// mips_core
module mips_core (
	input         clk,
	input         rst,
	output [31:0] imem_addr,
	input  [31:0] imem_rdata,
	output [31:0] dmem_addr,
	output [31:0] dmem_wdata,
	output [3:0]  dmem_wmask,
	output        dmem_we,
	input  [31:0] dmem_rdata,
	output        wb_en,
	output [4:0]  wb_reg,
	output [31:0] wb_data
);
export LEC_CHECK = 0
export ABC_AREA = 1
export CAP_MARGIN = 20
export CORE_MARGIN = 2
export CORE_UTILIZATION = 72
export CTS_CLUSTER_DIAMETER = 203
export CTS_CLUSTER_SIZE = 21
export GPL_ROUTABILITY_DRIVEN = 0
export PLACE_DENSITY_LB_ADDON = 0.07
export SETUP_SLACK_MARGIN = 0.53
export SLEW_MARGIN = 20
create_clock -name core_clock -period 5.42 [get_ports {clk}]
run.sh (not shown) runs the stock make flow with config.mk's settings and CLKGATE_MAP_FILE=.
The baseline never finished: it broke off in global routing (5_1_grt).
Next try:
Settings changed: ABC_AREA 1 to not set, CORE_UTILIZATION 72 to 55, CTS_CLUSTER_DIAMETER 203 to not set, CTS_CLUSTER_SIZE 21 to 100, GPL_ROUTABILITY_DRIVEN 0 to not set, PLACE_DENSITY set to 0.6, PLACE_DENSITY_LB_ADDON 0.07 to not set, SETUP_SLACK_MARGIN 0.53 to 0.2.
Clock period 5.42 ns to 6.56 ns, I/O delays scaled along.
The new run produced a layout that fails on setup timing.
Die size is higher by about 25%.
Area after synthesis is lower by about 4.6%.
Synthesized cell count is lower by 39%.
Next try:
Settings changed: CTS_CLUSTER_SIZE 100 to 34, PLACE_DENSITY 0.6 to not set, SETUP_SLACK_MARGIN 0.2 to 0.07, SLEW_MARGIN 20 to 35, TNS_END_PERCENT set to 5.
Outcome: The changed run reached the layout checks and failed them: setup timing. Cell area shrinks by 2.4%. Critical path depth decreases by 2. Hold slack improves by 0.0083 ns. Sequential power hardly moves. Clock power drops by 4.1%.
Next try:
Settings changed: CORE_UTILIZATION 55 to 57, CTS_CLUSTER_DIAMETER set to 28, CTS_CLUSTER_SIZE 34 to 61, PLACE_DENSITY set to 0.6, SETUP_SLACK_MARGIN 0.07 to 0.2, SLEW_MARGIN 35 to 20, TNS_END_PERCENT 5 to 50.
- The changed run never finished: it broke off in global routing (5_1_grt), error GRT-0116
- die area drops by 3.5%
- synthesized area stays the same
- synthesized cell count is unchanged

========
== run 1 ==
mips_core again, from the RTL that the note above started with.
// mips_core
module mips_core (
	input         clk,
	input         rst,
	output [31:0] imem_addr,
	input  [31:0] imem_rdata,
	output [31:0] dmem_addr,
	output [31:0] dmem_wdata,
	output [3:0]  dmem_wmask,
	output        dmem_we,
	input  [31:0] dmem_rdata,
	output        wb_en,
	output [4:0]  wb_reg,
	output [31:0] wb_data
);
reg [31:0] PC;
wire [31:0] instruction = imem_rdata;
wire [31:0] read_data_1;
wire [31:0] read_data_2;
wire [31:0] ALU_result;
reg [31:0] ALU_mux;
reg [4:0] REG_dst_mux;
reg [31:0] REG_write_mux;
reg [31:0] MEM_result;
reg write_reg_signal;
reg write_mem_signal;
reg [3:0] mem_mask;
reg [31:0] next_PC;
wire [5:0] opcode = instruction[31:26];
wire [4:0] rs = instruction[25:21];
wire [4:0] rt = instruction[20:16];
wire [4:0] rd = instruction[15:11];
wire [4:0] shmat = instruction[10:6];
wire [5:0] functioncode = instruction[5:0];
wire [15:0] imm = instruction[15:0];
wire [25:0] adress = instruction[25:0];
wire [31:0] PC_plus4 = PC + 32'd4;
wire [31:0] branchadress = {{14{imm[15]}}, imm, 2'b00};
wire [31:0] jumpadress = {PC[31:28], adress, 2'b00};
mips_registers regblock(read_data_1, read_data_2, REG_write_mux, rs, rt, REG_dst_mux, write_reg_signal, clk);
ALU ALUblock(ALU_result, read_data_1, ALU_mux, shmat, opcode, functioncode);
always @(*)
begin
	REG_dst_mux = rt;
	write_reg_signal = 1'b1;
	write_mem_signal = 1'b0;
	mem_mask = 4'b1111;
	ALU_mux = read_data_2;
	REG_write_mux = ALU_result;
  ...
Settings: LEC_CHECK=0, CAP_MARGIN=20, CORE_MARGIN=2, CORE_UTILIZATION=57, CTS_CLUSTER_DIAMETER=356, PLACE_DENSITY=0.6, SETUP_SLACK_MARGIN=1.18, SLEW_MARGIN=20, TNS_END_PERCENT=50; clock period 6.56 ns.
No crash in run 1: every stage finished, but the layout fails its final checks due to setup timing.
The following lists how run 2 was set up differently from run 1:
# run 1
export LEC_CHECK = 0
export CAP_MARGIN = 20
export CORE_MARGIN = 2
export CORE_UTILIZATION = 57
export CTS_CLUSTER_DIAMETER = 356
export PLACE_DENSITY = 0.6
export SETUP_SLACK_MARGIN = 1.18
export SLEW_MARGIN = 20
export TNS_END_PERCENT = 50
create_clock -name core_clock -period 6.56 [get_ports {clk}]
# run 2
export LEC_CHECK = 0
export CAP_MARGIN = 20
export CORE_MARGIN = 2
export CORE_UTILIZATION = 45
export PLACE_DENSITY = 0.6
export SETUP_SLACK_MARGIN = 0.2
export SLEW_MARGIN = 20
create_clock -name core_clock -period 7.21 [get_ports {clk}]
Notes after the runs:
- What the final checks of run 2 revealed, after a flow that finished every stage, was a layout that fails on setup timing.
- In run 1 the implementation ran to completion but is not tape-out ready, as the final checks report setup timing.
- As of run 2, cell area after placement had risen slightly compared to run 1.
- Sequential cell fraction of total power: run 2 vs run 1 down 1.2 points
- On instance count on the critical path, the lower figure sits with run 1, not run 2.
- Combinational power (lower): run 2
- Re flip-flop count: no difference whatsoever between run 1 and run 2.
- Run 2: data required time of the critical path higher than run 1
- Going from run 1 to run 2, combinational group share of total power held steady, buffers inserted during post-CTS setup optimization grew by 53.
[inputs] run 3 vs run 2
# run 2
export LEC_CHECK = 0
export CAP_MARGIN = 20
export CORE_MARGIN = 2
export CORE_UTILIZATION = 45
export PLACE_DENSITY = 0.6
export SETUP_SLACK_MARGIN = 0.2
export SLEW_MARGIN = 20
create_clock -name core_clock -period 7.21 [get_ports {clk}]
# run 3
export LEC_CHECK = 0
export CAP_MARGIN = 20
export CORE_MARGIN = 2
export CORE_UTILIZATION = 40
export PLACE_DENSITY = 0.6
export SETUP_SLACK_MARGIN = 0.2
export SLEW_MARGIN = 20
create_clock -name core_clock -period 11.8 [get_ports {clk}]
Findings:
Sum of overflow across all layers after global routing essentially unchanged between run 2 and run 3. Core utilization in run 3 is 16 points below run 2. Run 3 — synthesis-to-finish area growth 21 points lower, run 2 as reference. Compared with run 2, in run 3 die size now larger; largest net degree at the start of global routing now sits higher. Looking at the reports, run 3 completed the entire flow and the layout it produced met the timing, DRC and antenna checks.
Modified inputs, run 4 compared to run 3
# run 3
export LEC_CHECK = 0
export CAP_MARGIN = 20
export CORE_MARGIN = 2
export CORE_UTILIZATION = 40
export PLACE_DENSITY = 0.6
export SETUP_SLACK_MARGIN = 0.2
export SLEW_MARGIN = 20
create_clock -name core_clock -period 11.8 [get_ports {clk}]
# run 4
export LEC_CHECK = 0
export CAP_MARGIN = 20
export CORE_MARGIN = 2
export CORE_UTILIZATION = 68
export CTS_CLUSTER_SIZE = 98
export PLACE_DENSITY = 0.41
export SETUP_SLACK_MARGIN = 0.2
export SLEW_MARGIN = 20
create_clock -name core_clock -period 11.2 [get_ports {clk}]
## What came out
Run 4 never completed, since it errored out during global routing (5_1_grt). Part of the Yosys area used for sequential elements: run 3 vs run 4 identical. On run 4: initial core utilization is 28 points higher than what run 3 gave. Against run 3, die size in run 4 fell by more than a quarter. The count of cells resized by post-cts repair in run 4 sits 41 above the value recorded for run 3. Run 4 ended up with a lower area after detailed placement than run 3 did. Run 4 against run 3: setup slack after placement fell 0.92 ns; routability congestion estimate from global placement rose about 6.6%.
--- input diff run 4..run 5 ---
# run 4
export LEC_CHECK = 0
export CAP_MARGIN = 20
export CORE_MARGIN = 2
export CORE_UTILIZATION = 68
export CTS_CLUSTER_SIZE = 98
export PLACE_DENSITY = 0.41
export SETUP_SLACK_MARGIN = 0.2
export SLEW_MARGIN = 20
create_clock -name core_clock -period 11.2 [get_ports {clk}]
# run 5
export LEC_CHECK = 0
export CAP_MARGIN = 20
export CORE_MARGIN = 2
export CORE_UTILIZATION = 57
export CTS_CLUSTER_DIAMETER = 28
export PLACE_DENSITY = 0.6
export SETUP_SLACK_MARGIN = 1.67
export SLEW_MARGIN = 20
export TNS_END_PERCENT = 50
create_clock -name core_clock -period 6.56 [get_ports {clk}]
## What came out
The log for run 5 ends in global routing (5_1_grt) with error ODB-0269, so the run never completed.
Higher area of the core region was reported by run 5, not run 4.
Run 4 → run 5: number of placed instances with taps included up 1,128; H-tree depth up 1; number of sinks on the clock net level; starting density of the core dropped 11 points.
[run 5 vs run 4] routability congestion estimate: higher in run 5
Diff run 4 -> run 5: die area climbed 19%, post-synth net total level, half-perimeter wire length after detailed placement increased by 4.3% relative to the old numbers, total standard cell area after synthesis closely matched the old numbers.
Changes in run 6 relative to run 5:
# run 5
export LEC_CHECK = 0
export CAP_MARGIN = 20
export CORE_MARGIN = 2
export CORE_UTILIZATION = 57
export CTS_CLUSTER_DIAMETER = 28
export PLACE_DENSITY = 0.6
export SETUP_SLACK_MARGIN = 1.67
export SLEW_MARGIN = 20
export TNS_END_PERCENT = 50
create_clock -name core_clock -period 6.56 [get_ports {clk}]
# run 6
export LEC_CHECK = 0
export CAP_MARGIN = 20
export CORE_MARGIN = 2
export CORE_UTILIZATION = 55
export PLACE_DENSITY = 0.6
export SETUP_SLACK_MARGIN = 0.2
export SLEW_MARGIN = 20
export TNS_END_PERCENT = 50
create_clock -name core_clock -period 6.56 [get_ports {clk}]
## What came out
Run 6 finished all stages; however, its layout fails the closing checks, the failures being setup timing. Run 5 → run 6: initial core utilization -1.9 points; setup fix buffers added after clock tree synthesis +66%. Changes observed in run 6 relative to run 5: total CTS buffers now smaller; depth of the CTS H-tree now smaller; area of placed instances now larger.
Power is estimated from default activity; no workload was simulated.
